build 89:
// enc_bundler_top
module enc_bundler_top(
	input  wire 						clk,
	input  wire 						nrst,
	input  wire 						bundling_features,
	input  wire [617-1:0]	bits_to_bundle,
	output logic 						encoded_bit
	);
Size in the first run: ~1 flip-flops, ~17000 um^2 of cells after synthesis.
==> flow/config.mk <==
export PLATFORM = sky130hd
export DESIGN_NAME = enc_bundler_top
export DESIGN_NICKNAME = enc_bundler_top
export VERILOG_FILES = /design/flow/design.v
export SDC_FILE = /design/flow/constraint.sdc
export NUM_CORES = 4
export LEC_CHECK = 0
export CAP_MARGIN = 20
export CORE_ASPECT_RATIO = 0.5
export CORE_MARGIN = 2
export CORE_UTILIZATION = 58
export CTS_CLUSTER_DIAMETER = 316
export CTS_CLUSTER_SIZE = 63
export GPL_ROUTABILITY_DRIVEN = 0
export PLACE_DENSITY = 0.6
export SLEW_MARGIN = 25
==> flow/constraint.sdc <==
create_clock -name core_clock -period 6.53 [get_ports {clk}]
set_input_delay 1.3060 -clock core_clock [delete_from_list [all_inputs] [get_ports {clk}]]
set_output_delay 1.3060 -clock core_clock [all_outputs]
set_load 0.01 [all_outputs]
run.sh (not shown) runs the stock make flow with config.mk's settings and CLKGATE_MAP_FILE=.
Build 89 finished every stage; the final checks, however, were not passed, the failures being negative setup slack.
What build 26 does differently from build 89 at the input level:
--- a/flow/config.mk
+++ b/flow/config.mk
@@ -9 +8,0 @@
-export CORE_ASPECT_RATIO = 0.5
@@ -11,6 +10,3 @@
-export CORE_UTILIZATION = 58
-export CTS_CLUSTER_DIAMETER = 316
-export CTS_CLUSTER_SIZE = 63
-export GPL_ROUTABILITY_DRIVEN = 0
-export PLACE_DENSITY = 0.6
-export SLEW_MARGIN = 25
+export CORE_UTILIZATION = 66
+export CTS_CLUSTER_SIZE = 72
+export SLEW_MARGIN = 20
==> flow/constraint.sdc <==
create_clock -name core_clock -period 10.1 [get_ports {clk}]
set_input_delay 2.0200 -clock core_clock [delete_from_list [all_inputs] [get_ports {clk}]]
set_output_delay 2.0200 -clock core_clock [all_outputs]
set_load 0.01 [all_outputs]
==> results <==
Build 26: PPL-0024 in I/O pin placement (3_2_place_iop) -> run aborted. Number of distinct library cells after synthesis: build 26 vs build 89, no meaningful difference. Starting density of the core, build 26 and build 89: larger value in build 26. Comparing build 26 with build 89, the post-synthesis instance total came out essentially unchanged. Diff build 89..build 26 | area after synthesis | unchanged. Re number of flops mapped to enable cells by yosys: no difference whatsoever between build 26 and build 89. Re horizontal extent of the die: build 89 was higher than build 26. For post-synthesis share of cell area spent on and, or, nand and nor gates, build 26 and build 89 come out practically identical. In the metrics for build 26 and build 89, the one carrying the higher die span in y is build 26. Compared with build 89, in build 26 core outline area shows a reduction of about 13%, area of the die shows a reduction of 12%, number of standard-cell rows in the floorplan shows an increase of 14.
Inputs modified between build 26 and build 6:
--- a/flow/config.mk
+++ b/flow/config.mk
@@ -8,0 +9 @@
+export CELL_PAD_IN_SITES_GLOBAL_PLACEMENT = 2
@@ -10,2 +11,2 @@
-export CORE_UTILIZATION = 66
-export CTS_CLUSTER_SIZE = 72
+export CORE_UTILIZATION = 40
+export CTS_CLUSTER_DIAMETER = 198
==> flow/constraint.sdc <==
create_clock -name core_clock -period 12.5 [get_ports {clk}]
set_input_delay 2.5000 -clock core_clock [delete_from_list [all_inputs] [get_ports {clk}]]
set_output_delay 2.5000 -clock core_clock [all_outputs]
set_load 0.01 [all_outputs]
Results
- Looking at the reports, build 6 completed the entire flow and the layout it produced met the timing, DRC and antenna checks.
- Build 6 vs. build 26: number of placement rows went up by about 30%.
- Synthesized cell count: build 6 vs build 26 identical
- Build 6 -> build 26: area fraction in full adders, half adders and majority gates delta 0, exact match
- Reported for build 26 and build 6, post-synth tally of flip-flops with integrated enable turned out identical to the last digit.
- Against build 26, horizontal die dimension in build 6 rose by more than a quarter.
- Max fraction of the core area occupied by cells at floorplan across build 26 and build 6: build 26
- [build 6 vs build 26] area of the core: higher in build 6
- Delta (build 6 minus build 26): die height has increased, overall die area +17000 um^2.
Input changes introduced in build 86 (baseline for comparison: build 6):
--- a/flow/config.mk
+++ b/flow/config.mk
@@ -9 +8,0 @@
-export CELL_PAD_IN_SITES_GLOBAL_PLACEMENT = 2
@@ -11,2 +10,6 @@
-export CORE_UTILIZATION = 40
-export CTS_CLUSTER_DIAMETER = 198
+export CORE_UTILIZATION = 27
+export CTS_CLUSTER_DIAMETER = 281
+export CTS_CLUSTER_SIZE = 90
+export MIN_ROUTING_LAYER = met2
+export PLACE_DENSITY_LB_ADDON = 0.04
+export SETUP_SLACK_MARGIN = -0.88
@@ -13,0 +17 @@
+export TNS_END_PERCENT = 10
Notes after the runs:
Setup slack at placement sits lower in build 86 than in build 6. Re layout-stage area growth over the synthesis result: build 86 and build 6 aren't equal, and the lower value belongs to build 6. Run comparison: build 6 most used routing layer met2; build 86 most used routing layer met3.
## Diff of input files: build 52 against build 86
--- a/flow/config.mk
+++ b/flow/config.mk
@@ -10,6 +10,2 @@
-export CORE_UTILIZATION = 27
-export CTS_CLUSTER_DIAMETER = 281
-export CTS_CLUSTER_SIZE = 90
-export MIN_ROUTING_LAYER = met2
-export PLACE_DENSITY_LB_ADDON = 0.04
-export SETUP_SLACK_MARGIN = -0.88
+export CORE_UTILIZATION = 40
+export PLACE_DENSITY = 0.6
@@ -17 +12,0 @@
-export TNS_END_PERCENT = 10
==> comparison <==
Build 52: done, clean on timing, DRC and antenna. Final core utilization on build 52 is up relative to build 86. Against build 86, build 52 reports a worst-case register-to-register setup slack that is higher. Sort build 52 and build 86 by final critical-path share of the clock period asc -> top: build 52. Relative to build 86, the number of antenna violations at the first check in global routing of build 52 is higher by 11. Compare build 52 and build 86 | setup slack after layout higher: build 52.

---

## 05-26
enc_bundler_top again, from the RTL that the note above started with.
// enc_bundler_top
module enc_bundler_top(
	input  wire 						clk,
	input  wire 						nrst,
	input  wire 						bundling_features,
	input  wire [617-1:0]	bits_to_bundle,
	output logic 						encoded_bit
	);
clock: 3.29 ns
lec_check: 0
abc_area: 1
cap_margin: 20
core_aspect_ratio: 0.5
core_margin: 2
core_utilization: 72
cts_cluster_diameter: 352
cts_cluster_size: 99
hold_slack_margin: 0.29
place_density: 0.35
setup_slack_margin: 0.97
slew_margin: 20
05-26: it failed with a tool error in detailed placement (3_5_place_dp), so there are no final results.
Input changes introduced in 06-17 (baseline for comparison: 05-26):
==> flow/config.mk <==
export PLATFORM = sky130hd
export DESIGN_NAME = enc_bundler_top
export DESIGN_NICKNAME = enc_bundler_top
export VERILOG_FILES = /design/flow/design.v
export SDC_FILE = /design/flow/constraint.sdc
export NUM_CORES = 4
export LEC_CHECK = 0
export CAP_MARGIN = 20
export CORE_MARGIN = 2
export CORE_UTILIZATION = 42
export PLACE_DENSITY = 0.6
export SLEW_MARGIN = 20
==> flow/constraint.sdc <==
create_clock -name core_clock -period 11.8 [get_ports {clk}]
set_input_delay 2.3600 -clock core_clock [delete_from_list [all_inputs] [get_ports {clk}]]
set_output_delay 2.3600 -clock core_clock [all_outputs]
set_load 0.01 [all_outputs]
--- outcome ---
06-17: full flow OK, the timing, DRC and antenna checks passed
Synthesized cell count: 06-17 vs 05-26 down about 2%
Row count, 05-26 and 06-17: larger value in 06-17
Higher average instance area after synthesis was reported by 06-17, not 05-26.
Diff 05-26..06-17 | number of enable flip-flop cells | unchanged
Status: fraction of synthesized cell area in xor and xnor cells parity (06-17, 05-26)
06-17 reports a lower synthesized area than 05-26 does.
Unique cell type count in the Yosys netlist ended up 17 higher on 06-17 than on 05-26.
Synthesis area per yosys, 06-17 vs 05-26: down slightly
06-17: area of the core region is 17000 µm² higher than what 05-26 reported.
Compared with 05-26, 06-17 shows a higher die height.

---

Setup of build 23:
Starting RTL as in the previous note.
Settings: LEC_CHECK=0, ABC_AREA=1, CAP_MARGIN=20, CORE_MARGIN=2, CORE_UTILIZATION=72, CTS_CLUSTER_DIAMETER=313, CTS_CLUSTER_SIZE=76, PLACE_DENSITY_LB_ADDON=0.01, SETUP_SLACK_MARGIN=0.61, SLEW_MARGIN=20; clock period 5.2 ns.
Build 23 never completed; the flow aborted with a tool error in I/O pin placement (3_2_place_iop).
Here is what was changed in the inputs of build 16 compared with build 23.
--- a/flow/config.mk
+++ b/flow/config.mk
@@ -8 +7,0 @@
-export ABC_AREA = 1
@@ -11,5 +10,2 @@
-export CORE_UTILIZATION = 72
-export CTS_CLUSTER_DIAMETER = 313
-export CTS_CLUSTER_SIZE = 76
-export PLACE_DENSITY_LB_ADDON = 0.01
-export SETUP_SLACK_MARGIN = 0.61
+export CORE_UTILIZATION = 40
+export PLACE_DENSITY = 0.6
==> flow/constraint.sdc <==
create_clock -name core_clock -period 11.8 [get_ports {clk}]
set_input_delay 2.3600 -clock core_clock [delete_from_list [all_inputs] [get_ports {clk}]]
set_output_delay 2.3600 -clock core_clock [all_outputs]
set_load 0.01 [all_outputs]
Findings:
Build 16 reached the final stage; the timing, DRC and antenna checks on its layout passed. Measured against build 16, the full die area of build 23 comes out at 0.57 times the reference value. Placeable core region went up by more than half going from build 23 to build 16. Taking build 23 as the reference, in build 16 area fraction in compound gates higher; synthesis area per yosys lower; area of the mapped netlist lower. Async set or reset register ratio after synthesis of build 23 is on par with build 16. Cmp build 23 and build 16 / floorplan row count / higher: build 16. When build 16 is measured against build 23, its synthesized-area fraction occupied by adder cells turns out 0.39 points higher. Looking at build 23 and build 16, the xor/xnor cell area share of the yosys netlist is a wash. Compared with build 23, build 16 shows a pre-placement core utilization that is 32 points lower.
Changes in build 46 relative to build 16:
--- a/flow/config.mk
+++ b/flow/config.mk
@@ -10,2 +10,3 @@
-export CORE_UTILIZATION = 40
-export PLACE_DENSITY = 0.6
+export CORE_UTILIZATION = 56
+export HOLD_SLACK_MARGIN = 0.3
+export SETUP_SLACK_MARGIN = -0.58
@@ -12,0 +14 @@
+export TNS_END_PERCENT = 5
==> flow/constraint.sdc <==
create_clock -name core_clock -period 6.53 [get_ports {clk}]
set_input_delay 1.3060 -clock core_clock [delete_from_list [all_inputs] [get_ports {clk}]]
set_output_delay 1.3060 -clock core_clock [all_outputs]
set_load 0.01 [all_outputs]
--- outcome ---
Build 46 -> stages 100% | layout checks FAIL | negative setup slack. Compared with build 16, in build 46 met1 track demand over resource in global routing grew by 7.5 points; area growth from synthesis to final layout shrank by 0.47 points. First-pass GRT wire length down 0.98% in build 46 wrt build 16. Lower global routing met3 resource utilization among build 16 and build 46: build 16.
For build 83, these inputs were changed with respect to build 46:
--- a/flow/config.mk
+++ b/flow/config.mk
@@ -10,3 +10,3 @@
-export CORE_UTILIZATION = 56
-export HOLD_SLACK_MARGIN = 0.3
-export SETUP_SLACK_MARGIN = -0.58
+export CORE_UTILIZATION = 58
+export CTS_CLUSTER_SIZE = 79
+export SETUP_SLACK_MARGIN = -0.45
@@ -14 +13,0 @@
-export TNS_END_PERCENT = 5
==> results <==
- Build 83 finished all stages; layout check result: FAIL, due to negative setup slack.
- From build 46 to build 83 the numbers moved as follows: setup slack up 61 ps, met2 demand-to-capacity share in global routing now sits higher, cell area after layout has remained practically unchanged, pin count of the biggest net entering global routing shows no meaningful change.
